Design k580vm80a, start of the top module:
module k580vm80a
(
   input         pin_clk,        
   input         pin_f1,         
   input         pin_f2,         
   input         pin_reset,      
   output [15:0] pin_a,          
   output  [7:0] pin_dout,       
   input   [7:0] pin_din,        
   output        pin_aena,       
   output        pin_dena,       
   input         pin_hold,      
   output        pin_hlda,      
   input         pin_ready,     
   output        pin_wait,      
   input         pin_int,       
   output        pin_inte,      
   output        pin_sync,      
   output        pin_dbin,      
   output        pin_wr_n
);
wire  [7:0]    d;
reg   [7:0]    db, di;
reg   [15:0]   a;
wire           clk, f1, f2;
reg            abufena, db_ena, db_stb, dbin_pin, dbinf2;
reg            reset;
wire           ready;
wire           dbin_ext;
reg            t851, t404, t382, t383, t712, t735, t773;
reg            hold, hlda_pin;
wire           hlda, h889;
reg            wr_n, t1124, t1011, sync;
  ...
For scale: ~0.013 sq mm of cells after synthesis.
make LEC_CHECK=0 ABC_AREA=1 CAP_MARGIN=20 CORE_MARGIN=2 CORE_UTILIZATION=68 CTS_CLUSTER_DIAMETER=360 CTS_CLUSTER_SIZE=14 PLACE_DENSITY_LB_ADDON=0.06 SLEW_MARGIN=20 finish   # period 3.71 ns
run.sh (not shown) runs the stock make flow with config.mk's settings and CLKGATE_MAP_FILE=.
The starting point reached the layout checks and failed them: negative setup slack.
Next try:
- ABC_AREA: 1 -> unset
- CORE_UTILIZATION: 68 -> 71
- CTS_CLUSTER_DIAMETER: 360 -> 212
- CTS_CLUSTER_SIZE: 14 -> unset
- PLACE_DENSITY_LB_ADDON: 0.06 -> unset
- clock period: 3.71 -> 5.41 ns (I/O delays scaled with it)
What happened: This time the run finished clean. Setup slack gets better by 0.84 ns. Total power drops by 28%. Sequential share of layout area goes up by 1.6 points. Critical path depth is lower by 7.

Starting RTL as in the previous note.
## k580vm80a
module k580vm80a
(
   input         pin_clk,        
   input         pin_f1,         
   input         pin_f2,         
   input         pin_reset,      
   output [15:0] pin_a,          
   output  [7:0] pin_dout,       
   input   [7:0] pin_din,        
   output        pin_aena,       
   output        pin_dena,       
   input         pin_hold,      
   output        pin_hlda,      
   input         pin_ready,     
   output        pin_wait,      
   input         pin_int,       
   output        pin_inte,      
   output        pin_sync,      
   output        pin_dbin,      
   output        pin_wr_n
);
wire  [7:0]    d;
reg   [7:0]    db, di;
reg   [15:0]   a;
wire           clk, f1, f2;
reg            abufena, db_ena, db_stb, dbin_pin, dbinf2;
reg            reset;
wire           ready;
wire           dbin_ext;
reg            t851, t404, t382, t383, t712, t735, t773;
reg            hold, hlda_pin;
wire           hlda, h889;
reg            wr_n, t1124, t1011, sync;
wire           ready_int;
reg   [15:0]   r16_pc, r16_hl, r16_de, r16_bc, r16_sp, r16_wz, mxo;
wire  [15:0]   mxi;
wire           mxr0, mxr1, mxr2, mxr3, mxr4, mxr5;
wire           mxwh, mxwl, mxrh, mxrl, mxw16, mxwadr;
wire           dec16, inc16, iad16;
reg            xchg_dh, xchg_tt, t3144;
wire           t1460, t1467, t1513, t1514, t1519;
wire           sy_inta, sy_wo_n, sy_hlta, sy_out, sy_m1, sy_inp, sy_memr;
reg            sy_stack;
wire           thalt, twt2;
reg            t1, t2, tw, t3, t4, t5;
reg            t1f1, t2f1, twf1, t3f1, t4f1, t5f1;
reg            m1, m2, m3, m4, m5;
reg            m1f1, m2f1, m3f1, m4f1, m5f1;
wire           start, ms0, ms1, m836, m839, m871;
reg            eom, t789, t887, t953, t976, t980;
reg            intr, inta, inte, mstart, minta;
wire           irq;
reg   [7:0]    i;
reg            i25, i14, i03;
wire           imx, acc_sel;
wire           id_op, id_io, id_in, id_popsw, id_pupsw,
               id_nop, id_lxi, id_inx, id_inr, id_dcr, id_idr, id_mvi, id_dad,
               id_dcx, id_opa, id_idm, id_hlt, id_mov, id_opm, id_pop, id_rst,
               id_cxx, id_jxx, id_rxx, id_ret, id_jmp, id_opi, id_out, id_11x,
               id_rlc, id_rxc, id_rar, id_sha, id_daa, id_cma, id_stc, id_cmc,
               id_add, id_adc, id_sub, id_sbb, id_ana, id_xra, id_ora, id_cmp,
  ...
Settings: LEC_CHECK=0, CAP_MARGIN=35, CELL_PAD_IN_SITES_DETAIL_PLACEMENT=0, CELL_PAD_IN_SITES_GLOBAL_PLACEMENT=3, CORE_MARGIN=9, CORE_UTILIZATION=25, CTS_CLUSTER_DIAMETER=40, GPL_ROUTABILITY_DRIVEN=1, GPL_TIMING_DRIVEN=1, MAX_ROUTING_LAYER=met5, PLACE_DENSITY_LB_ADDON=0.21, SETUP_SLACK_MARGIN=0.52, SLEW_MARGIN=10, TNS_END_PERCENT=15; clock period 5.18 ns.
==> next run, changes <==
CAP_MARGIN = 20   (was 35)
CELL_PAD_IN_SITES_DETAIL_PLACEMENT = default   (was 0)
CELL_PAD_IN_SITES_GLOBAL_PLACEMENT = default   (was 3)
CORE_MARGIN = 2   (was 9)
CORE_UTILIZATION = 40   (was 25)
CTS_CLUSTER_DIAMETER = default   (was 40)
GPL_ROUTABILITY_DRIVEN = default   (was 1)
GPL_TIMING_DRIVEN = default   (was 1)
MAX_ROUTING_LAYER = default   (was met5)
PLACE_DENSITY_LB_ADDON = default   (was 0.21)
SETUP_SLACK_MARGIN = default   (was 0.52)
SLEW_MARGIN = 20   (was 10)
TNS_END_PERCENT = default   (was 15)
clock period = 8.58 ns   (was 5.18 ns; I/O delays follow)
What happened:
- power falls by well over a third
- clock skew stays flat
- worst setup slack improves by 1900 ps
- global-route usage is higher by 7.8 points
- synthesized cell count does not change
Power and IR drop assume default switching activity.
